==> wip/raven: inputs <==
## emaxi
module emaxi( 
   wr_wait, rd_wait, rr_access, rr_packet, m_axi_awid, m_axi_awaddr,
   m_axi_awlen, m_axi_awsize, m_axi_awburst, m_axi_awlock,
   m_axi_awcache, m_axi_awprot, m_axi_awqos, m_axi_awvalid, m_axi_wid,
   m_axi_wdata, m_axi_wstrb, m_axi_wlast, m_axi_wvalid, m_axi_bready,
   m_axi_arid, m_axi_araddr, m_axi_arlen, m_axi_arsize, m_axi_arburst,
   m_axi_arlock, m_axi_arcache, m_axi_arprot, m_axi_arqos,
   m_axi_arvalid, m_axi_rready,
   wr_access, wr_packet, rd_access, rd_packet, rr_wait, m_axi_aclk,
   m_axi_aresetn, m_axi_awready, m_axi_wready, m_axi_bid, m_axi_bresp,
   m_axi_bvalid, m_axi_arready, m_axi_rid, m_axi_rdata, m_axi_rresp,
   m_axi_rlast, m_axi_rvalid
   );
   parameter M_IDW  = 12;
   parameter PW     = 104;
   parameter AW     = 32;
   parameter DW     = 32;
   input 	       wr_access;
   input [PW-1:0]      wr_packet;   
   output 	       wr_wait;
   input 	       rd_access;
   input [PW-1:0]      rd_packet;
   output 	       rd_wait;
   output 	       rr_access;
   output [PW-1:0]     rr_packet;
   input 	       rr_wait;
   input  	       m_axi_aclk;     
   input  	       m_axi_aresetn;  
   output [M_IDW-1:0]  m_axi_awid;     
   output [31 : 0]     m_axi_awaddr;   
   output [7 : 0]      m_axi_awlen;    
   output [2 : 0]      m_axi_awsize;   
   output [1 : 0]      m_axi_awburst;  
   output              m_axi_awlock;   
   output [3 : 0]      m_axi_awcache;  
   output [2 : 0]      m_axi_awprot;   
   output [3 : 0]      m_axi_awqos;    
   output 	       m_axi_awvalid;  
   input 	       m_axi_awready;  
   output [M_IDW-1:0]  m_axi_wid;     
   output [63 : 0]     m_axi_wdata;    
   output [7 : 0]      m_axi_wstrb;    
   output 	       m_axi_wlast;    
  ...
clock: 5.8 ns
lec_check: 0
abc_area: 1
cap_margin: 10
cell_pad_in_sites_global_placement: 1
core_aspect_ratio: 0.76
core_margin: 2
core_utilization: 62
cts_cluster_diameter: 211
gpl_routability_driven: 1
gpl_timing_driven: 0
hold_slack_margin: -0.1
place_density_lb_addon: 0.01
slew_margin: 35
tns_end_percent: 20
run.sh (not shown) runs the stock make flow with config.mk's settings and CLKGATE_MAP_FILE=.
==> wip/ember (differences from wip/raven) <==
==> flow/config.mk (replaced) <==
export PLATFORM = sky130hd
export DESIGN_NAME = emaxi
export DESIGN_NICKNAME = emaxi
export VERILOG_FILES = /design/flow/design.v
export SDC_FILE = /design/flow/constraint.sdc
export NUM_CORES = 4
export LEC_CHECK = 0
export ABC_AREA = 1
export CAP_MARGIN = 20
export CORE_MARGIN = 2
export CORE_UTILIZATION = 70
export CTS_CLUSTER_SIZE = 88
export PLACE_DENSITY = 0.38
export SLEW_MARGIN = 20
==> flow/constraint.sdc (replaced) <==
create_clock -name core_clock -period 2.02 [get_ports {m_axi_aclk}]
set_input_delay 0.4040 -clock core_clock [delete_from_list [all_inputs] [get_ports {m_axi_aclk}]]
set_output_delay 0.4040 -clock core_clock [all_outputs]
set_load 0.01 [all_outputs]
==> wip/umber (differences from wip/raven) <==
==> flow/config.mk (replaced) <==
export PLATFORM = sky130hd
export DESIGN_NAME = emaxi
export DESIGN_NICKNAME = emaxi
export VERILOG_FILES = /design/flow/design.v
export SDC_FILE = /design/flow/constraint.sdc
export NUM_CORES = 4
export LEC_CHECK = 0
export CAP_MARGIN = 20
export CORE_MARGIN = 2
export CORE_UTILIZATION = 72
export SETUP_SLACK_MARGIN = 0.62
export SLEW_MARGIN = 20
==> flow/constraint.sdc (replaced) <==
create_clock -name core_clock -period 2.09 [get_ports {m_axi_aclk}]
set_input_delay 0.4180 -clock core_clock [delete_from_list [all_inputs] [get_ports {m_axi_aclk}]]
set_output_delay 0.4180 -clock core_clock [all_outputs]
set_load 0.01 [all_outputs]
==> wip/yarrow (differences from wip/raven) <==
==> flow/config.mk (replaced) <==
export PLATFORM = sky130hd
export DESIGN_NAME = emaxi
export DESIGN_NICKNAME = emaxi
export VERILOG_FILES = /design/flow/design.v
export SDC_FILE = /design/flow/constraint.sdc
export NUM_CORES = 4
export LEC_CHECK = 0
export CAP_MARGIN = 20
export CORE_MARGIN = 2
export CORE_UTILIZATION = 70
export SETUP_SLACK_MARGIN = 0.54
export SLEW_MARGIN = 20
==> flow/constraint.sdc (replaced) <==
create_clock -name core_clock -period 2.06 [get_ports {m_axi_aclk}]
set_input_delay 0.4120 -clock core_clock [delete_from_list [all_inputs] [get_ports {m_axi_aclk}]]
set_output_delay 0.4120 -clock core_clock [all_outputs]
set_load 0.01 [all_outputs]
==> qor summary <==
metric	wip/umber	wip/yarrow	wip/raven	wip/ember
Run status	stopped before the end	finished with violations	complete, no violations	finished with violations
Stage where the flow stopped	global routing (5_1_grt)	-	-	-
Layout check failures	-	setup timing	-	setup timing
Fin area	-	85500 um2	84500 um2	87200 um2
Synthesized chip area reported by yosys	67500 um2	67500 um2	69800 um2	69800 um2
Min-delay worst type	-	input pin to flop	flop to async pin	input pin to flop
AND-OR/OR-AND share of the synthesized area	0.0640	0.0640	0.0543	0.0543
Switching power as a share of total power	-	0.321	0.380	0.374
Sequential cell power	-	42100 uW	14700 uW	42400 uW
Count of final setup violators	-	133	0	41
Placed instance count	5993	6010	8602	8208
Most frequently used cell type in the post-synthesis netlist	sky130_fd_sc_hd__edfxtp_1	sky130_fd_sc_hd__edfxtp_1	sky130_fd_sc_hd__nand2_1	sky130_fd_sc_hd__nand2_1
Well-Tap Cells	-	1265	1471	1287
Logic depth of the worst register-to-register path	-	8	8	10
Layout Skew	-	0.0389 ns	0.0424 ns	0.0399 ns
Final-layout setup total negative slack	-	-15.38 ns	0 ns	-3.75 ns
Topmost layer with routed signal wires	-	met5	met5	met5
Post-Synth Adder-Cell Area	0.00248	0.00248	0.00226	0.00226
Combinational group power	-	35100 uW	12900 uW	46000 uW
Area of the die	96200 um2	98900 um2	115000 um2	102000 um2
Power figures rest on the tool's default switching activity, not on a simulated workload.
